==> inputs of build 70 <==
Design c6502, start of the top module:
module c6502
(
    input               clock,
    input               ce,
    input               reset_n,
    output      [15:0]  address,
    input       [ 7:0]  in,
    output reg  [ 7:0]  out,
    output reg          we
);
==> flow/config.mk <==
export PLATFORM = sky130hd
export DESIGN_NAME = c6502
export DESIGN_NICKNAME = c6502
export VERILOG_FILES = /design/flow/design.v
export SDC_FILE = /design/flow/constraint.sdc
export NUM_CORES = 4
export LEC_CHECK = 0
export CAP_MARGIN = 20
export CELL_PAD_IN_SITES_GLOBAL_PLACEMENT = 0
export CORE_MARGIN = 2
export CORE_UTILIZATION = 58
export CTS_CLUSTER_SIZE = 47
export GPL_TIMING_DRIVEN = 1
export MAX_ROUTING_LAYER = met4
export PLACE_DENSITY_LB_ADDON = 0.19
export SLEW_MARGIN = 25
export TNS_END_PERCENT = 75
==> flow/constraint.sdc <==
create_clock -name core_clock -period 5.83 [get_ports {clock}]
set_input_delay 1.1660 -clock core_clock [delete_from_list [all_inputs] [get_ports {clock}]]
set_output_delay 1.1660 -clock core_clock [all_outputs]
set_load 0.01 [all_outputs]
run.sh (not shown) runs the stock make flow with config.mk's settings and CLKGATE_MAP_FILE=.
==> build 37 (differences from build 70) <==
==> flow/config.mk (replaced) <==
export PLATFORM = sky130hd
export DESIGN_NAME = c6502
export DESIGN_NICKNAME = c6502
export VERILOG_FILES = /design/flow/design.v
export SDC_FILE = /design/flow/constraint.sdc
export NUM_CORES = 4
export LEC_CHECK = 0
export ABC_AREA = 1
export CAP_MARGIN = 20
export CORE_MARGIN = 2
export CORE_UTILIZATION = 71
export PLACE_DENSITY_LB_ADDON = 0.02
export SLEW_MARGIN = 20
export TNS_END_PERCENT = 5
==> flow/constraint.sdc (replaced) <==
create_clock -name core_clock -period 4.02 [get_ports {clock}]
set_input_delay 0.8040 -clock core_clock [delete_from_list [all_inputs] [get_ports {clock}]]
set_output_delay 0.8040 -clock core_clock [all_outputs]
set_load 0.01 [all_outputs]
==> build 87 (differences from build 70) <==
==> flow/config.mk (replaced) <==
export PLATFORM = sky130hd
export DESIGN_NAME = c6502
export DESIGN_NICKNAME = c6502
export VERILOG_FILES = /design/flow/design.v
export SDC_FILE = /design/flow/constraint.sdc
export NUM_CORES = 4
export LEC_CHECK = 0
export CAP_MARGIN = 20
export CORE_MARGIN = 2
export CORE_UTILIZATION = 40
export SLEW_MARGIN = 20
==> flow/constraint.sdc (replaced) <==
create_clock -name core_clock -period 10.0 [get_ports {clock}]
set_input_delay 2.0000 -clock core_clock [delete_from_list [all_inputs] [get_ports {clock}]]
set_output_delay 2.0000 -clock core_clock [all_outputs]
set_load 0.01 [all_outputs]
==> comparison <==
Build 70 finished with timing, DRC and antenna clean. Build 87 finished clean. Build 37 completed without violations. Sequential cell count is the same in build 87 and build 37. The highest wire length belongs to build 37, the lowest to build 70. Hold slack: build 70 < build 87 < build 37. In build 37 the synthesized cell count is higher than in build 70, by 19%. Sequential share of layout area: build 87 > build 70 > build 37. Of build 87 and build 70, build 70 has the higher clock skew (gap 0.0052 ns). Utilization: build 87 < build 70 < build 37.
==> figures <==
item	build 70	build 37	build 87
Status	no timing/DRC/antenna violations	no timing/DRC/antenna violations	no timing/DRC/antenna violations
Horizontal extent of the die	158.0 um	143.0 um	189.5 um
Unrepaired setup endpoints after global routing	false	true	false
Total number of nets in the final design	1,905	2,387	1,874
Required time reported for the critical path endpoint	5.99 ns	4.41 ns	10.17 ns
XOR/XNOR Area Share	0.06555	0.02671	0.06555
Metal-1 WL	20,270 um	18,190 um	22,620 um
Power Clock	1.04 mW	1.60 mW	630 uW
Combinational group power	1.31 mW	2.51 mW	721 uW
Signal buffers share of area	0.05113	0.08658	0.03572
# Taps	319	260	448
Sequential logic power	1.10 mW	1.56 mW	643 uW
Max transition margin	0.3542	0.3275	0.2569
Non-Filler Cell Area, Final	14,980 um2	15,780 um2	14,920 um2
Cells after Synth	1,816	2,158	1,816
Iteration count of the initial detailed-routing pass	9	14	7

---

==> job 8555: inputs <==
==> flow/design.v <==
module c6502
(
    input               clock,
    input               ce,
    input               reset_n,
    output      [15:0]  address,
    input       [ 7:0]  in,
    output reg  [ 7:0]  out,
    output reg          we
);
assign address = cp ? ab : pc;
localparam
    LDC = 0,
    ZP  = 1,    ZPX = 2,    ZPY = 3,
    ABS = 4,    ABX = 5,    ABY = 6,    ABZ = 7,
    IX  = 8,    IX2 = 9,    IX3 = 10,
    IY  = 11,   IY2 = 12,   IY3 = 13,
    RUN = 14,   BRA = 15,
    JP1 = 16,   JP2 = 17,
    JND = 18,   TRM = 19,   POP = 20,   JSR = 21,
    RTS = 22;
localparam
    ORA = 0,    AND = 1,    EOR = 2,    ADC = 3,
    STA = 4,    LDA = 5,    CMP = 6,    SBC = 7,
    ASL = 8,    ROL = 9,    LSR = 10,   ROR = 11,
    BIT = 13,   DEC = 14,   INC = 15;
localparam
    DST_A = 0,  DST_X = 1,  DST_Y = 2,  DST_S = 3,
    SRC_D = 0,  SRC_X = 1,  SRC_Y = 2,  SRC_A = 3;
reg [ 7:0]  a, x, y, s, p;
reg         cp;
reg [ 4:0]  t;           
reg [ 2:0]  m;           
reg [15:0]  ab, pc;
reg [ 7:0]  op, w;       
reg [ 3:0]  alu;         
reg [ 1:0]  dst, src;
wire [8:0] zpx = in + x;
wire [8:0] zpy = in + y;
wire [3:0] bra = {p[1], p[0], p[6], p[7]};  
wire [7:0] sn  = s + 1;
always @(posedge clock)
if (reset_n == 1'b0) begin
    p  <= 8'b01100001;
    t  <= 1'b0;
    cp <= 1'b0;
    pc <= 16'h0000;
    a  <= 8'h80;
    x  <= 8'hFE;
    y  <= 8'hDA;
    s  <= 8'h00;
    we <= 1'b0;
end
else if (ce) begin
    we  <= 1'b0;
    case (t)
    LDC: begin
        pc  <= pc + 1;
        m   <= 0;
        op  <= in;
        dst <= DST_A;
        src <= SRC_D;
        casex (in)
        8'b010_011_00: t <= JP1;  
        8'b011_011_00: t <= JND;  
        8'b001_000_00: t <= JSR;  
        8'b011_000_00: t <= RTS;  
        8'bxxx_000_x1: t <= IX;
        8'bxxx_010_x1,
        8'b1xx_000_x0: t <= RUN;  
        8'bxxx_100_x1: t <= IY;
        8'bxxx_110_x1: t <= ABY;
        8'bxxx_001_xx: t <= ZP;
        8'bxxx_011_xx,
        8'b001_000_00: t <= ABS;
        8'b10x_101_1x: t <= ZPY;
        8'bxxx_101_xx: t <= ZPX;
        8'b10x_111_1x: t <= ABY;
        8'bxxx_111_xx: t <= ABX;
        8'bxxx_100_00: t <= BRA;
        default:       t <= RUN;
        endcase
        casex (in)
        8'bxxx_xxx_01: begin alu <= in[7:5]; end
        8'b100_xx1_x0: begin alu <= STA; end
        8'b101_xx1_x0,
        8'b101_000_x0,
        8'b101_010_00,
        8'b10x_010_10,
        8'b100_110_00: begin alu <= LDA; end
        8'b11x_000_00,
        8'b11x_xx1_00: begin alu <= CMP; end
        8'b001_0x1_00: begin alu <= BIT; end
        8'b110_xx1_10,
        8'b100_010_00,
        8'b110_010_10: begin alu <= DEC; end
        8'b111_xx1_10,
        8'b11x_010_00: begin alu <= INC; end
        8'b00x_110_00: begin p[0] <= in[5]; t <= LDC; end  
        8'b01x_110_00: begin p[2] <= in[5]; t <= LDC; end  
        8'b101_110_00: begin p[6] <= 1'b0;  t <= LDC; end  
        8'b11x_110_00: begin p[3] <= in[5]; t <= LDC; end  
        8'b0xx_010_10: begin alu <= {1'b1, in[7:5]}; src <= SRC_A; end
        8'b0xx_xx1_10: begin alu <= {1'b1, in[7:5]}; end
        8'b111_010_10: begin t <= LDC; end
        8'b100_110_10: begin t <= LDC; s <= x; end
        8'b101_110_10: begin x <= s; p[7] <= s[7]; p[1] <= s == 0; t <= LDC; end
        8'b0x0_010_00: begin
            t   <= TRM;
            we  <= 1;
            cp  <= 1;
            out <= in[6] ? a : (p | 8'h30);
            ab  <= {8'h01, s};
            s   <= s - 1;
        end
        8'b0x1_010_00: begin t <= POP; cp <= 1; ab <= {8'h01, sn}; s <= sn; end
        8'b011_000_00: begin cp <= 1; ab <= {8'h01, sn}; end
        endcase
        casex (in)
        8'h86, 8'hA6, 8'hB6, 8'h96, 8'h8E, 8'hAE,
        8'hBE, 8'hA2, 8'hCA, 8'hE8, 8'h9A,
        8'hE0, 8'b111_xx1_00:
            dst <= DST_X;
        8'hA0, 8'h84, 8'hA4, 8'h88, 8'hC8,
        8'h8C, 8'hAC, 8'h94, 8'hB4, 8'hBC,
        8'hC0, 8'b110_xx1_00:
            dst <= DST_Y;
        endcase
        case (in)
        8'hE8, 8'hCA, 8'h8A: src <= SRC_X;  
        8'h88, 8'hC8, 8'h98: src <= SRC_Y;  
        8'hA8, 8'hAA: src <= SRC_A;  
        endcase
    end
    ZP:  begin t <= RUN; ab <= in;       cp <= 1; pc <= pc + 1; end
    ZPX: begin t <= RUN; ab <= zpx[7:0]; cp <= 1; pc <= pc + 1; end
    ZPY: begin t <= RUN; ab <= zpy[7:0]; cp <= 1; pc <= pc + 1; end
    ABS: begin t <= ABZ; pc <= pc + 1; ab <= in; end
    ABX: begin t <= ABZ; pc <= pc + 1; ab <= zpx; end
    ABY: begin t <= ABZ; pc <= pc + 1; ab <= zpy; end
    ABZ: begin t <= RUN; pc <= pc + 1; ab[15:8] <= ab[15:8] + in; cp <= 1; end
    IX:  begin t <= IX2; pc <= pc + 1; cp <= 1; ab <= zpx[7:0]; end
    IY:  begin t <= IY2; pc <= pc + 1; cp <= 1; ab <= in; end
    IX2: begin t <= IX3; w  <= in; ab[7:0] <= ab[7:0] + 1; end
    IY2: begin t <= IY3; w  <= in; ab[7:0] <= ab[7:0] + 1; end
    IX3: begin t <= RUN; ab <= {in, w}; end
    IY3: begin t <= RUN; ab <= {in, w} + y; end
    BRA: begin t <= LDC; pc <= pc + 1 + ((bra[op[7:6]] == op[5]) ? {{8{in[7]}}, in[7:0]} : 0); end
    JP1: begin t <= JP2; pc <= pc + 1; w <= in; end
    JP2: begin t <= LDC; pc <= {in, w}; end
    JND: case (m)
        0: begin m <= 1;   ab[ 7:0] <= in; pc <= pc + 1; end
        1: begin m <= 2;   ab[15:8] <= in; pc <= pc + 1; cp <= 1; end
        2: begin m <= 3;   pc[ 7:0] <= in; ab[7:0] <= ab[7:0] + 1; end
        3: begin t <= LDC; pc[15:8] <= in; cp <= 0; end
    endcase
    POP: begin t <= LDC; cp <= 0; if (op[6]) begin a <= in; p[7] <= in[7]; p[1] <= in == 0; end else p <= in; end
    JSR: case (m)
        0: begin m <= 1; w  <= in; pc <= pc + 1; end
        1: begin m <= 2; we <= 1; out <= pc[15:8]; ab      <= {8'h01, s};  pc[15:8] <= in; cp <= 1;end
        2: begin m <= 3; we <= 1; out <= pc[ 7:0]; ab[7:0] <= ab[7:0] - 1; pc[7:0]  <= w;  end
        3: begin t <= LDC; cp <= 0; s <= s - 2; end
    endcase
    RTS: case (m)
        0: begin m <= 1;   pc[7:0] <= in; ab[7:0] <= ab[7:0] + 1; end
        1: begin t <= LDC; pc <= {in, pc[7:0]} + 1; s <= s + 2; cp <= 0; end
    endcase
    RUN: begin
        cp <= 0;
        t  <= LDC;
        casex (op) 8'bxxx_010_x1, 8'b1xx_000_x0: pc <= pc + 1; endcase
        casex (op)
            8'b100_xxx_01,
            8'b100_xx1_x0: begin t <= TRM; out <= R; we <= 1'b1; cp <= 1'b1; end
            8'bxxx_xxx_01,
            8'b0xx_010_10,
            8'b100_010_10,
            8'b100_110_00: begin a <= R; p <= F; end
            8'b101_xx1_00,
            8'b101_000_00,
            8'b1x0_010_00,
            8'b101_010_00: begin y <= R; p <= F; end
            8'b101_xx1_10,
            8'b101_000_10,
            8'b111_010_00,
            8'b110_010_10,
            8'b101_010_10: begin x <= R; p <= F; end
            8'b0xx_xx1_10,
            8'b11x_xx1_10: begin t <= TRM; out <= R; we <= 1'b1; cp <= 1'b1; p <= F; end
            8'b110_xxx_01,
            8'b11x_000_00,
            8'b11x_xx1_00,
            8'b001_0x1_00: begin p <= F; end
        endcase
    end
    TRM: begin cp <= 0; t <= LDC; end
    endcase
end
wire [7:0] op1 =
    dst == DST_A ? a :
    dst == DST_X ? x :
    dst == DST_Y ? y : s;
wire [7:0] op2 =
    src == SRC_A ? a :
    src == SRC_X ? x :
    src == SRC_Y ? y : in;
wire [8:0] R =
    alu == ORA ? op1 | op2 :
    alu == AND ? op1 & op2 :
    alu == EOR ? op1 ^ op2 :
    alu == ADC ? op1 + op2 + cin :
    alu == STA ? op1 :
    alu == LDA ? op2 :
    alu == CMP ? op1 - op2 :
    alu == SBC ? op1 - op2 - !cin :
    alu == ASL ? {op2[6:0], 1'b0} :
    alu == ROL ? {op2[6:0], cin} :
    alu == LSR ? {1'b0, op2[7:1]} :
    alu == ROR ? {cin, op2[7:1]} :
    alu == BIT ? op1 & op2 :
    alu == DEC ? op2 - 1 :
    alu == INC ? op2 + 1 : 0;
wire sign  =  R[7];         
wire zero  = ~|R[7:0];      
wire oadc  = (op1[7] ^ op2[7] ^ 1'b1) & (op1[7] ^ R[7]);
wire osbc  = (op1[7] ^ op2[7] ^ 1'b0) & (op1[7] ^ R[7]);
wire cin   =  p[0];
wire carry =  R[8];
wire [7:0] F =
    alu == ADC ? {sign, oadc, p[5:2], zero,  carry} :
    alu == CMP ? {sign,       p[6:2], zero, ~carry} :
    alu == SBC ? {sign, osbc, p[5:2], zero, ~carry} :
    alu == ASL || alu == ROL ? {sign, p[6:2], zero, op2[7]} :
    alu == LSR || alu == ROR ? {sign, p[6:2], zero, op2[0]} :
    alu == BIT ? {op2[7:6], p[5:2], zero, p[0]} :
                 {sign,     p[6:2], zero, p[0]};
endmodule
==> flow/run.sh <==
#!/bin/bash
# the make line also repeats each setting of config.mk as NAME=value (left out here)
make -C /OpenROAD-flow-scripts/flow DESIGN_CONFIG=/design/flow/config.mk WORK_HOME=/design/flow/orfs CLKGATE_MAP_FILE= finish
==> flow/config.mk <==
export PLATFORM = sky130hd
export DESIGN_NAME = c6502
export DESIGN_NICKNAME = c6502
export VERILOG_FILES = /design/flow/design.v
export SDC_FILE = /design/flow/constraint.sdc
export NUM_CORES = 4
export LEC_CHECK = 0
export CAP_MARGIN = 35
export CORE_MARGIN = 7
export CORE_UTILIZATION = 36
export CTS_CLUSTER_DIAMETER = 283
export GPL_ROUTABILITY_DRIVEN = 1
export PLACE_DENSITY_LB_ADDON = 0.23
export SETUP_SLACK_MARGIN = -0.02
export SLEW_MARGIN = 30
export TNS_END_PERCENT = 80
==> flow/constraint.sdc <==
create_clock -name core_clock -period 4.98 [get_ports {clock}]
set_input_delay 0.9960 -clock core_clock [delete_from_list [all_inputs] [get_ports {clock}]]
set_output_delay 0.9960 -clock core_clock [all_outputs]
set_load 0.01 [all_outputs]
==> job 6854 (differences from job 8555) <==
==> flow/config.mk (replaced) <==
export PLATFORM = sky130hd
export DESIGN_NAME = c6502
export DESIGN_NICKNAME = c6502
export VERILOG_FILES = /design/flow/design.v
export SDC_FILE = /design/flow/constraint.sdc
export NUM_CORES = 4
export LEC_CHECK = 0
export CAP_MARGIN = 20
export CELL_PAD_IN_SITES_GLOBAL_PLACEMENT = 2
export CORE_MARGIN = 4
export CORE_UTILIZATION = 39
export CTS_CLUSTER_DIAMETER = 283
export CTS_CLUSTER_SIZE = 99
export GPL_TIMING_DRIVEN = 1
export MAX_ROUTING_LAYER = met4
export PLACE_DENSITY_LB_ADDON = 0.19
export SLEW_MARGIN = 25
export TNS_END_PERCENT = 25
==> flow/constraint.sdc (replaced) <==
create_clock -name core_clock -period 10.7 [get_ports {clock}]
set_input_delay 2.1400 -clock core_clock [delete_from_list [all_inputs] [get_ports {clock}]]
set_output_delay 2.1400 -clock core_clock [all_outputs]
set_load 0.01 [all_outputs]
==> job 6729 (differences from job 8555) <==
==> flow/config.mk (replaced) <==
export PLATFORM = sky130hd
export DESIGN_NAME = c6502
export DESIGN_NICKNAME = c6502
export VERILOG_FILES = /design/flow/design.v
export SDC_FILE = /design/flow/constraint.sdc
export NUM_CORES = 4
export LEC_CHECK = 0
export CAP_MARGIN = 20
export CORE_MARGIN = 2
export CORE_UTILIZATION = 72
export CTS_CLUSTER_SIZE = 72
export PLACE_DENSITY_LB_ADDON = 0.0
export SETUP_SLACK_MARGIN = 2.04
export SLEW_MARGIN = 20
==> flow/constraint.sdc (replaced) <==
create_clock -name core_clock -period 6.99 [get_ports {clock}]
set_input_delay 1.3980 -clock core_clock [delete_from_list [all_inputs] [get_ports {clock}]]
set_output_delay 1.3980 -clock core_clock [all_outputs]
set_load 0.01 [all_outputs]
==> qor.json <==
{
  "outcome": {
    "outcome": "no timing/DRC/antenna violations"
  },
  "placed_design": {
    "place_inst": 1983,
    "hpwlAfterDp_um": 36900
  },
  "finish": {
    "clock_area_frac": 0.0405
  }
}
[end of results for job 6729]
==> qor.json <==
{
  "flow_run": {
    "number_of_warnings_in_the_stage_logs": 47
  },
  "finish": {
    "clock_area_frac": 0.0349
  },
  "placed_design": {
    "hpwlAfterDp_um": 41400
  },
  "outcome": {
    "outcome": "no timing/DRC/antenna violations"
  },
  "yosys": {
    "adder_share": 0.0904
  }
}
[end of results for job 8555]
==> qor.json <==
{
  "power_and_ir_drop": {
    "pg_clk_mw": 0.627,
    "powerDensity_nw_per_um2": 128
  },
  "clocking": {
    "cts_post_setup_buffers_inserted": 0
  },
  "placed_design": {
    "hpwlAfterDp_um": 42100,
    "place_inst": 2215
  },
  "outcome": {
    "outcome": "no timing/DRC/antenna violations"
  }
}
[end of results for job 6854]
No activity file was given, so power comes from the tool's default toggle rates.
